==> run D: inputs <==
==> flow/design.v <==
module Registers  (
    input clk,
    input rst,
    input [31:0] in,
    output reg [31:0]  out
);
always @(posedge clk )
begin
    if(rst == 1'b1)
    begin
        out<=0;
    end
    else 
    begin
        out<=in;
    end
end
endmodule
module full_adder
(input i_bit1,input i_bit2, input i_carry,output o_sum,output o_carry);
wire g1,p1;
assign g1=i_bit1 & i_bit2;
assign p1=i_bit1 ^ i_bit2;
assign o_sum=p1 ^ i_carry;
assign o_carry = g1 | (p1&i_carry);
endmodule
module four_bit_adder(input [3:0] A,input [3:0]  B,input Cin,  output [3:0]  Sum,output   Cout);
    wire [3:0] C; 
    genvar i;
    generate
        for (i = 0; i < 4; i = i + 1) begin : loop
            full_adder FA(
                .i_bit1(A[i]),
                .i_bit2(B[i]),
                .i_carry(i == 0 ? Cin : C[i - 1]),
                .o_sum(Sum[i]),
                .o_carry(C[i])
            );
        end
    endgenerate
    assign Cout=C[3];
endmodule
module CSA  #(parameter N = 32)(input [N-1:0] A,input [N-1:0]  B,input Cin,  output [N-1:0]  Sum,output   Cout,output Overflow);
    wire [N-1:0] S0;
    wire [N-1:0] S1;
    wire [(N/4)-1:0] C0;
    wire [(N/4)-1:0] C1;
    wire [(N/4)-1:0] C;
    four_bit_adder A_inst(.A(A[3:0]),.B(B[3:0]),.Cin(Cin),.Sum(Sum[3:0]),.Cout(C[0])); 
    genvar i;
    generate
        for (i = 0; i < N/4-1; i = i + 1) begin : loop1
            four_bit_adder A0(
                .A(A[i*4+7:i*4+4]),
                .B(B[i*4+7:i*4+4]),
                .Cin(1'b0),
                .Sum(S0[i*4+7:i*4+4]),
                .Cout(C0[i+1])
            );
            four_bit_adder A1(
                .A(A[i*4+7:i*4+4]),
                .B(B[i*4+7:i*4+4]),
                .Cin(1'b1),
                .Sum(S1[i*4+7:i*4+4]),
                .Cout(C1[i+1])
            );
        end
    endgenerate
    genvar j;
    generate
    for (j = 0; j < N/4-1; j = j + 1) begin : loop2
        assign Sum[j*4+7:j*4+4] = C[j] ? S1[j*4+7:j*4+4] : S0[j*4+7:j*4+4];
        assign C[j+1] = C[j] ? C1[j+1] : C0[j+1];
    end
endgenerate
    assign Cout=C[(N/4)-1];
    assign Overflow=(A[N-1]==B[N-1]&&(A[N-1])!=Sum[N-1]);
endmodule
module normalizer
(input [23:0] A_mantissa,input [7:0] A_exponent, output  reg [22:0] O_mantissa ,output reg [7:0] O_exponent);
reg [23:0] temp_mantissa;
always @ (*)
begin 
    if(A_mantissa[23:0]==24'b000000000000000000000001)
    begin 
        temp_mantissa=A_mantissa<<23;
        O_exponent=A_exponent-23;
    end
    else if(A_mantissa[23:1]==23'b00000000000000000000001)
    begin 
        temp_mantissa=A_mantissa<<22;
        O_exponent=A_exponent-22;
    end
    else if(A_mantissa[23:2]==22'b0000000000000000000001)
    begin 
        temp_mantissa=A_mantissa<<21;
        O_exponent=A_exponent-21;
    end
    else if(A_mantissa[23:3]==21'b000000000000000000001)
    begin 
        temp_mantissa=A_mantissa<<20;
        O_exponent=A_exponent-20;
    end
    else if(A_mantissa[23:4]==20'b00000000000000000001)
    begin 
        temp_mantissa=A_mantissa<<19;
        O_exponent=A_exponent-19;
    end
    else if(A_mantissa[23:5]==19'b0000000000000000001)
    begin 
        temp_mantissa=A_mantissa<<18;
        O_exponent=A_exponent-18;
    end
    else if(A_mantissa[23:6]==18'b000000000000000001)
    begin 
        temp_mantissa=A_mantissa<<17;
        O_exponent=A_exponent-17;
    end
    else if(A_mantissa[23:7]==17'b00000000000000001)
    begin 
        temp_mantissa=A_mantissa<<16;
        O_exponent=A_exponent-16;
    end
    else if(A_mantissa[23:8]==16'b0000000000000001)
    begin 
        temp_mantissa=A_mantissa<<15;
        O_exponent=A_exponent-15;
    end
    else if(A_mantissa[23:9]==15'b000000000000001)
    begin 
        temp_mantissa=A_mantissa<<14;
        O_exponent=A_exponent-14;
    end
    else if(A_mantissa[23:10]==14'b00000000000001)
    begin 
        temp_mantissa=A_mantissa<<13;
        O_exponent=A_exponent-13;
    end
    else if(A_mantissa[23:11]==13'b0000000000001)
    begin 
        temp_mantissa=A_mantissa<<12;
        O_exponent=A_exponent-12;
    end
    else if(A_mantissa[23:12]==12'b000000000001)
    begin 
        temp_mantissa=A_mantissa<<11;
        O_exponent=A_exponent-11;
    end
    else if(A_mantissa[23:13]==11'b00000000001)
    begin 
        temp_mantissa=A_mantissa<<10;
        O_exponent=A_exponent-10;
    end
    else if(A_mantissa[23:14]==10'b0000000001)
    begin 
        temp_mantissa=A_mantissa<<9;
        O_exponent=A_exponent-9;
    end
    else if(A_mantissa[23:15]==9'b000000001)
    begin 
        temp_mantissa=A_mantissa<<8;
        O_exponent=A_exponent-8;
    end
    else if(A_mantissa[23:16]==8'b00000001)
    begin 
        temp_mantissa=A_mantissa<<7;
        O_exponent=A_exponent-7;
    end
    else if(A_mantissa[23:17]==7'b0000001)
    begin 
        temp_mantissa=A_mantissa<<6;
        O_exponent=A_exponent-6;
    end
    else if(A_mantissa[23:18]==6'b000001)
    begin 
        temp_mantissa=A_mantissa<<5;
        O_exponent=A_exponent-5;
    end
    else if(A_mantissa[23:19]==5'b00001)
    begin 
        temp_mantissa=A_mantissa<<4;
        O_exponent=A_exponent-4;
    end
    else if(A_mantissa[23:20]==4'b0001)
    begin 
        temp_mantissa=A_mantissa<<3;
        O_exponent=A_exponent-3;
    end
    else if(A_mantissa[23:21]==3'b001)
    begin 
        temp_mantissa=A_mantissa<<2;
        O_exponent=A_exponent-2;
    end
    else if(A_mantissa[23:22]==3'b01)
    begin 
        temp_mantissa=A_mantissa<<1;
        O_exponent=A_exponent-1;
    end
    else 
    begin
        temp_mantissa=A_mantissa;
        O_exponent=A_exponent;
    end 
O_mantissa=temp_mantissa[22:0];
end
endmodule
module FPA
(input [31:0] A, input [31:0] B, output [31:0] Sum,output Cout,output reg of);
reg  A_sign;
reg  B_sign;
reg  O_sign;
reg [7:0] A_exponent ;
reg [7:0] B_exponent ;
wire [7:0] O_exponent ;
reg [24:0] O_temp1_exponent ;
reg [24:0] O_temp2_exponent ;
reg [23:0] A_mantissa ;
reg [23:0] B_mantissa ;
reg [23:0] temp1_mantissa ;
reg [23:0] temp2_mantissa ;
reg [23:0] O_mantissa ;
reg [24:0] O_temp1_mantissa ;
reg [24:0] O_temp2_mantissa ;
reg [7:0] temp ;
wire [7:0] final_exponent ;
wire [22:0] final_mantissa ;
wire [7:0] pre_exponent ;
wire [22:0] pre_mantissa ;
reg [23:0] A_Adder ;
reg [23:0] B_Adder ;
wire [23:0] Sum_Adder ;
wire Cin ;
wire c ;
 CSA #(24) c1( A_Adder,B_Adder,Cin,Sum_Adder ,c ,overflow);
assign Cin=1'b0;
always @ (*)
begin
    A_sign=A[31];
    B_sign=B[31];
    A_exponent=A[30:23];
    B_exponent=B[30:23];
    A_mantissa = {1'b1,A[22:0]};
    B_mantissa ={1'b1,B[22:0]};
    if(A_exponent > B_exponent ) begin
        temp=A_exponent-B_exponent;
        O_temp1_exponent=A_exponent;
        B_mantissa=B_mantissa>>temp;
    end
    else if (A_exponent < B_exponent )begin
        temp=B_exponent-A_exponent;
        O_temp1_exponent=B_exponent;
        temp1_mantissa=A_mantissa>>temp;
        A_mantissa=temp1_mantissa;
    end
    else 
    begin
        O_temp1_exponent=A_exponent;
    end
    if(A_sign == B_sign )
    begin
        A_Adder=A_mantissa;
        B_Adder=B_mantissa;
        O_sign=A_sign;
        O_temp1_mantissa={c,Sum_Adder};
    end
     else 
    begin
        if(A_sign==1'b1)
        begin
            temp1_mantissa=~A_mantissa+1'b1;
            temp2_mantissa=B_mantissa;
            A_Adder=temp1_mantissa;
            B_Adder=temp2_mantissa;
            O_temp2_mantissa={c,Sum_Adder};
            if(A_mantissa>= B_mantissa)
            begin 
                O_temp1_mantissa=~O_temp2_mantissa+1;
                O_temp1_mantissa[24]=1'b0;
            end
            else
            begin 
                O_temp1_mantissa=O_temp2_mantissa;
                O_temp1_mantissa[24]=1'b0;
            end
        end
        else 
        begin
            temp1_mantissa=A_mantissa;
            temp2_mantissa=~B_mantissa+1'b1;
            A_Adder=temp1_mantissa;
            B_Adder=temp2_mantissa;
            O_temp2_mantissa={c,Sum_Adder};
            if(A_mantissa <= B_mantissa)
            begin 
                O_temp1_mantissa=~O_temp2_mantissa+1;
                O_temp1_mantissa[24]=1'b0;
            end
            else
            begin 
                O_temp1_mantissa=O_temp2_mantissa;
                O_temp1_mantissa[24]=1'b0;
            end
        end
        if(A_mantissa>B_mantissa)
            O_sign=A_sign;
        else if(A_mantissa<B_mantissa)
            O_sign=B_sign;
        else
        begin
            O_sign=1'b0;
        end
    end
    if(O_temp1_mantissa[24]==1'b1)
    begin
        O_temp2_exponent=O_temp1_exponent+25'd1;
        O_mantissa=O_temp1_mantissa[24:1];
        if(O_mantissa == 23'd0 &  O_temp1_exponent== A_exponent & O_temp1_exponent== B_exponent )
            begin
                O_temp1_exponent=23'd0;
            end
        else
            O_temp1_exponent=O_temp2_exponent;
    end else
    begin
        O_mantissa=O_temp1_mantissa[23:0];
        if(O_mantissa == 23'd0 &  O_temp1_exponent== A_exponent & O_temp1_exponent== B_exponent )
            begin
                O_temp1_exponent=23'd0;
            end
   end 
end
assign O_exponent=O_temp1_exponent;
normalizer N_instance( O_mantissa, O_exponent, pre_mantissa , pre_exponent);
always @ (*)
begin
    if(pre_exponent == 8'd255  || A[30:23] == 8'd255  || B[30:23] == 8'd255)
        of=1'b1;
    else
        of=1'b0;
end
assign final_exponent = of ? 8'd0 : pre_exponent;
assign final_mantissa = of ? 23'd0 : pre_mantissa;
assign Sum={O_sign & ~of,final_exponent,final_mantissa};
assign Cout=O_temp1_mantissa[24];
endmodule
module FPA_final (
input clk,
input rst,
input [31 : 0] in1,
input [31 : 0] in2,
output [31 : 0] OUT
);
wire [31 : 0]A;
wire [31 : 0]B;
wire [31 : 0]C;
Registers operand1_reg (clk,rst, in1, A);
Registers operand2_reg (clk, rst, in2, B);
FPA B1 ( .A(A), .B(B), .Sum(C), .Cout(), .of());
Registers output_reg (clk,rst, C, OUT);
endmodule
==> flow/run.sh <==
#!/bin/bash
# the make line also repeats each setting of config.mk as NAME=value (left out here)
make -C /OpenROAD-flow-scripts/flow DESIGN_CONFIG=/design/flow/config.mk WORK_HOME=/design/flow/orfs CLKGATE_MAP_FILE= finish
==> flow/config.mk <==
export PLATFORM = sky130hd
export DESIGN_NAME = FPA_final
export DESIGN_NICKNAME = FPA_final
export VERILOG_FILES = /design/flow/design.v
export SDC_FILE = /design/flow/constraint.sdc
export NUM_CORES = 4
export LEC_CHECK = 0
export CAP_MARGIN = 0
export CORE_MARGIN = 2
export CORE_UTILIZATION = 68
export CTS_CLUSTER_DIAMETER = 347
export CTS_CLUSTER_SIZE = 45
export SETUP_SLACK_MARGIN = -0.64
export SLEW_MARGIN = 20
==> flow/constraint.sdc <==
create_clock -name core_clock -period 11.6 [get_ports {clk}]
set_input_delay 2.3200 -clock core_clock [delete_from_list [all_inputs] [get_ports {clk}]]
set_output_delay 2.3200 -clock core_clock [all_outputs]
set_load 0.01 [all_outputs]
==> run G: changes against run D <==
==> flow/config.mk (replaced) <==
export PLATFORM = sky130hd
export DESIGN_NAME = FPA_final
export DESIGN_NICKNAME = FPA_final
export VERILOG_FILES = /design/flow/design.v
export SDC_FILE = /design/flow/constraint.sdc
export NUM_CORES = 4
export LEC_CHECK = 0
export CAP_MARGIN = 20
export CORE_MARGIN = 9
export CORE_UTILIZATION = 50
export GPL_TIMING_DRIVEN = 0
export MAX_ROUTING_LAYER = met4
export MIN_ROUTING_LAYER = met2
export PLACE_DENSITY_LB_ADDON = 0.25
export SLEW_MARGIN = 20
==> flow/constraint.sdc (replaced) <==
create_clock -name core_clock -period 22.0 [get_ports {clk}]
set_input_delay 4.4000 -clock core_clock [delete_from_list [all_inputs] [get_ports {clk}]]
set_output_delay 4.4000 -clock core_clock [all_outputs]
set_load 0.01 [all_outputs]
==> run F: changes against run D <==
==> flow/config.mk (replaced) <==
export PLATFORM = sky130hd
export DESIGN_NAME = FPA_final
export DESIGN_NICKNAME = FPA_final
export VERILOG_FILES = /design/flow/design.v
export SDC_FILE = /design/flow/constraint.sdc
export NUM_CORES = 4
export LEC_CHECK = 0
export CAP_MARGIN = 30
export CORE_MARGIN = 2
export CORE_UTILIZATION = 47
export CTS_CLUSTER_SIZE = 46
export GPL_ROUTABILITY_DRIVEN = 0
export MAX_ROUTING_LAYER = met4
export PLACE_DENSITY_LB_ADDON = 0.28
export SETUP_SLACK_MARGIN = -2.0
export SLEW_MARGIN = 20
==> flow/constraint.sdc (replaced) <==
create_clock -name core_clock -period 22.3 [get_ports {clk}]
set_input_delay 4.4600 -clock core_clock [delete_from_list [all_inputs] [get_ports {clk}]]
set_output_delay 4.4600 -clock core_clock [all_outputs]
set_load 0.01 [all_outputs]
==> run K: changes against run D <==
==> flow/config.mk (replaced) <==
export PLATFORM = sky130hd
export DESIGN_NAME = FPA_final
export DESIGN_NICKNAME = FPA_final
export VERILOG_FILES = /design/flow/design.v
export SDC_FILE = /design/flow/constraint.sdc
export NUM_CORES = 4
export LEC_CHECK = 0
export CAP_MARGIN = 20
export CORE_MARGIN = 9
export CORE_UTILIZATION = 40
export GPL_TIMING_DRIVEN = 0
export SLEW_MARGIN = 20
==> flow/constraint.sdc (replaced) <==
create_clock -name core_clock -period 22.0 [get_ports {clk}]
set_input_delay 4.4000 -clock core_clock [delete_from_list [all_inputs] [get_ports {clk}]]
set_output_delay 4.4000 -clock core_clock [all_outputs]
set_load 0.01 [all_outputs]
==> notes.md <==
Flow results are below.

- The run stopped with a tool error.
- The tool reported: "[ERROR DPL-0033] detailed placement checks failed during check placement".
- The die boundary height is between 150 and 200 µm, for reference.
- The area of the placeable core is 23500 µm², for reference.
- The number of rows in the core area is between 50 and 60, for reference.
- The die covers 25300 µm².
- The routability congestion estimate from global placement is 1.34, for reference.
- The core utilization before placement is 69.5%, for reference.
- According to the logs, the last stage reached was detailed placement.
- Of all flip-flops after synthesis, the portion carrying an async set or reset was 0%.
- The horizontal die dimension is 159 µm, for reference.
The numbers above come from run D.

==> notes.md <==
Flow results are below.

- The run finished with no timing, DRC or antenna violations.
- The horizontal die dimension is 220 µm, for reference.
- The floorplan has ~73 rows.
- The core utilization before placement is approximately 40%, for reference.
- Yosys reported that registers with async set or reset make up 0%.
- In this run the vertical extent of the chip is 220 µm.
- The routability congestion estimate from global placement is 1.16, for reference.
The numbers above come from run K.

==> notes.md <==
Flow results are below.

- Clock tree synthesis inserted a total of 9 buffers.
- The core utilization before placement is 47.6%, for reference.
- The proportion of synthesized flip-flops having asynchronous set or reset is 0%, for reference.
- The vertical die dimension reported for this design is around 190 µm.
- The post-detailed-route via-to-cell ratio is 7.27, for reference.
- The routed design uses 26600 µm of met2 wire.
- All stages included, the depth of the critical timing path comes to 61.
- The power spent charging and discharging nets is 1.24 mW, for reference.
- The number of rows in the core area is between 60 and 70, for reference.
- The flow ran to the end and the layout has no timing, DRC or antenna violations.
- For this sky-water flow run, the detailed-routed wirelength per cell is reported as 23.8 µm.
- The horizontal die dimension is 191 µm, for reference.
- In this run the full chip footprint comes out at 36300 µm².
The numbers above come from run F.

==> notes.md <==
Flow results are below.

- The flow did not finish.
- The step where the flow halted is global routing, for reference.
- The tool reported: "[ERROR GRT-0116] Global routing finished with congestion. Check the congestion regions in the DRC Viewer".
- The routability congestion estimate from global placement is 1.29, for reference.
- The number of rows in the core area is between 60 and 70, for reference.
- The area of the placeable core is approximately 32000 µm², for reference.
- The proportion of synthesized flip-flops having asynchronous set or reset is 0%, for reference.
The numbers above come from run G.

No activity file was given, so power comes from the tool's default toggle rates.
